==> flow/design.v (excerpt) <==
module ArquitecturaHybridARMIPS(input logic clk, reset,
										  output logic [31:0] imem_addr,
										  input logic [31:0] imem_rdata,
										  output logic [31:0] mem_addr,
										  output logic dmem_we,
										  output logic [31:0] dmem_wdata,
										  input logic [31:0] dmem_rdata,
										  output logic pmem_we,
										  output logic [1:0] pmem_wdata,
										  input logic [1:0] pmem_rdata,
										  output logic rf_we,
										  output logic [3:0] rf_waddr,
										  output logic [31:0] rf_wdata);
clock: 20.8 ns
lec_check: 0
cap_margin: 20
core_margin: 2
core_utilization: 40
cts_cluster_diameter: 280
slew_margin: 20
run.sh (not shown) runs the stock make flow with config.mk's settings and CLKGATE_MAP_FILE=.
The first run went through all stages and came out clean.
Rerun with:
Settings changed: CORE_UTILIZATION 40 to 71, CTS_CLUSTER_DIAMETER 280 to default, CTS_CLUSTER_SIZE from default to 18.
Clock period 20.8 ns to 12.5 ns, I/O delays scaled along.
Outcome:
- This time the run aborted during global routing (5_1_grt) on GRT-0116
- die size goes down by 43%
- area after synthesis stays the same
- synthesized cell count stays the same
Rerun with:
Settings changed: CORE_UTILIZATION 71 to 58, CTS_CLUSTER_SIZE 18 to default, SETUP_SLACK_MARGIN from default to 0.87.
Clock period 12.5 ns to 8.14 ns, I/O delays scaled along.
=> This time the run finished with negative setup slack left; synthesized area is unchanged; die size grows by 22%; synthesized cell count is unchanged.
Rerun with:
Settings changed: MAX_ROUTING_LAYER from default to met4, SETUP_SLACK_MARGIN 0.87 to default.
Clock period 8.14 ns to 10.5 ns, I/O delays scaled along.
Outcome: The changed run finished but failed the layout checks on negative setup slack. Hold slack gains 17 ps. Utilization falls by 1.7 points. Via count rises by about 2.5%. Area after synthesis stays the same. Final area falls by 2.5%. Maximum frequency rises by 0.99%. Critical path depth falls by 3. Power falls by 26%. Combinational power falls by about 35%. Sequential cell count stays the same.

* * *

ArquitecturaHybridARMIPS again, from the RTL that the note above started with.
export LEC_CHECK = 0
export CAP_MARGIN = 20
export CORE_MARGIN = 2
export CORE_UTILIZATION = 70
export MAX_ROUTING_LAYER = met4
export SETUP_SLACK_MARGIN = 0.21
export SLEW_MARGIN = 20
create_clock -name core_clock -period 11.0 [get_ports {clk}]
The baseline ended with an error in global routing (5_1_grt) (ODB-0269).
==> next run, changes <==
- CORE_MARGIN: 2 -> 5
- CORE_UTILIZATION: 70 -> 27
- MAX_ROUTING_LAYER: met4 -> default
- SETUP_SLACK_MARGIN: 0.21 -> default
- clock period: 11.0 -> 16.3 ns (I/O delays scaled with it)
Outcome: The new run completed with no timing, DRC or antenna violations; synthesized area does not change; die size came out higher to 2.6 times its value; synthesized cell count is unchanged.
==> next run, changes <==
- ABC_AREA: default -> 0
- CORE_MARGIN: 5 -> 2
- CORE_UTILIZATION: 27 -> 72
- CTS_CLUSTER_SIZE: default -> 15
- clock period: 16.3 -> 7.48 ns (I/O delays scaled with it)
This time the run did not get past global routing (5_1_grt) (GRT-0116).
Area after synthesis stays the same.
Synthesized cell count is unchanged.
Die size drops by well over a third.
==> next run, changes <==
- ABC_AREA: 0 -> default
- CORE_MARGIN: 2 -> 5
- CORE_UTILIZATION: 72 -> 40
- CTS_CLUSTER_SIZE: 15 -> default
- clock period: 7.48 -> 13.7 ns (I/O delays scaled with it)
This time the run went through all stages and came out clean; die area grows by 85%; area after synthesis does not change; synthesized cell count is unchanged.

* * *

maple:
ArquitecturaHybridARMIPS again, from the RTL that the note above started with.
export LEC_CHECK = 0
export ABC_AREA = 1
export CAP_MARGIN = 40
export CELL_PAD_IN_SITES_DETAIL_PLACEMENT = 1
export CORE_ASPECT_RATIO = 1.42
export CORE_MARGIN = 2
export CORE_UTILIZATION = 40
export CTS_CLUSTER_DIAMETER = 307
export GPL_ROUTABILITY_DRIVEN = 0
export HOLD_SLACK_MARGIN = 0.2
export MAX_ROUTING_LAYER = met4
export MIN_ROUTING_LAYER = met2
export PLACE_DENSITY = 0.83
export SLEW_MARGIN = 0
export TNS_END_PERCENT = 90
create_clock -name core_clock -period 15.9 [get_ports {clk}]
maple: GRT-0116 in global routing (5_1_grt) -> run aborted
Inputs modified between maple and lagoon:
==> flow/config.mk <==
export PLATFORM = sky130hd
export DESIGN_NAME = ArquitecturaHybridARMIPS
export DESIGN_NICKNAME = ArquitecturaHybridARMIPS
export VERILOG_FILES = /design/flow/design.v
export SDC_FILE = /design/flow/constraint.sdc
export NUM_CORES = 4
export LEC_CHECK = 0
export CAP_MARGIN = 20
export CORE_MARGIN = 2
export CORE_UTILIZATION = 66
export CTS_CLUSTER_SIZE = 61
export MAX_ROUTING_LAYER = met4
export SLEW_MARGIN = 20
==> flow/constraint.sdc <==
create_clock -name core_clock -period 12.5 [get_ports {clk}]
set_input_delay 2.5000 -clock core_clock [delete_from_list [all_inputs] [get_ports {clk}]]
set_output_delay 2.5000 -clock core_clock [all_outputs]
set_load 0.01 [all_outputs]
--- outcome ---
lagoon did not finish; the tool stopped in global routing (5_1_grt) with error ODB-0269. lagoon vs maple — count of placed standard cells including taps dropped by more than 10%. lagoon — share of the yosys chip area belonging to registers 1.4 points lower, maple as reference. Lower synthesized cell count among maple and lagoon: lagoon.
## Diff of input files: violet against lagoon
-- flow/config.mk --
<<< lagoon, line 10
export CORE_UTILIZATION = 66
export CTS_CLUSTER_SIZE = 61
export MAX_ROUTING_LAYER = met4
>>> violet, line 10
export CORE_UTILIZATION = 66
export MAX_ROUTING_LAYER = met4
==> flow/constraint.sdc <==
create_clock -name core_clock -period 11.0 [get_ports {clk}]
set_input_delay 2.2000 -clock core_clock [delete_from_list [all_inputs] [get_ports {clk}]]
set_output_delay 2.2000 -clock core_clock [all_outputs]
set_load 0.01 [all_outputs]
## What came out
The flow completed for violet, but it is not clean: the layout still shows setup timing. violet: routability-driven placement congestion ratio is 1.6% higher than what lagoon reported. For synthesized cell count, violet and lagoon come out practically identical. Taking lagoon as the reference, in violet placed instance count rose 0.51%; pre-CTS setup slack down 1480 ps; number of gates resized after CTS moved down. The post-detailed-placement cell area reported for violet is greater than that of lagoon by 250 um^2.
--- input diff violet..cedar ---
-- flow/config.mk --
<<< violet, line 8
export CAP_MARGIN = 20
export CORE_MARGIN = 2
export CORE_UTILIZATION = 66
export MAX_ROUTING_LAYER = met4
export SLEW_MARGIN = 20
>>> cedar, line 8
export CAP_MARGIN = 20
export CORE_MARGIN = 5
export CORE_UTILIZATION = 40
export SLEW_MARGIN = 20
==> flow/constraint.sdc <==
create_clock -name core_clock -period 14.0 [get_ports {clk}]
set_input_delay 2.8000 -clock core_clock [delete_from_list [all_inputs] [get_ports {clk}]]
set_output_delay 2.8000 -clock core_clock [all_outputs]
set_load 0.01 [all_outputs]
Results
cedar: done, clean on timing, DRC and antenna. Where total net switching power is concerned, violet is outperformed by cedar. Global-route usage (cedar over violet): decrease, 25 points. cedar has clock skew below what violet had. violet → cedar: core footprint went up by 49000 um^2, final design instance area without fill went up. Against violet, cedar reports a chip area that is higher. cedar against violet: via count decreased by 10% relative to the old numbers, part of the total power dissipated in combinational logic down 1.1 points.
No activity file was given, so power comes from the tool's default toggle rates.
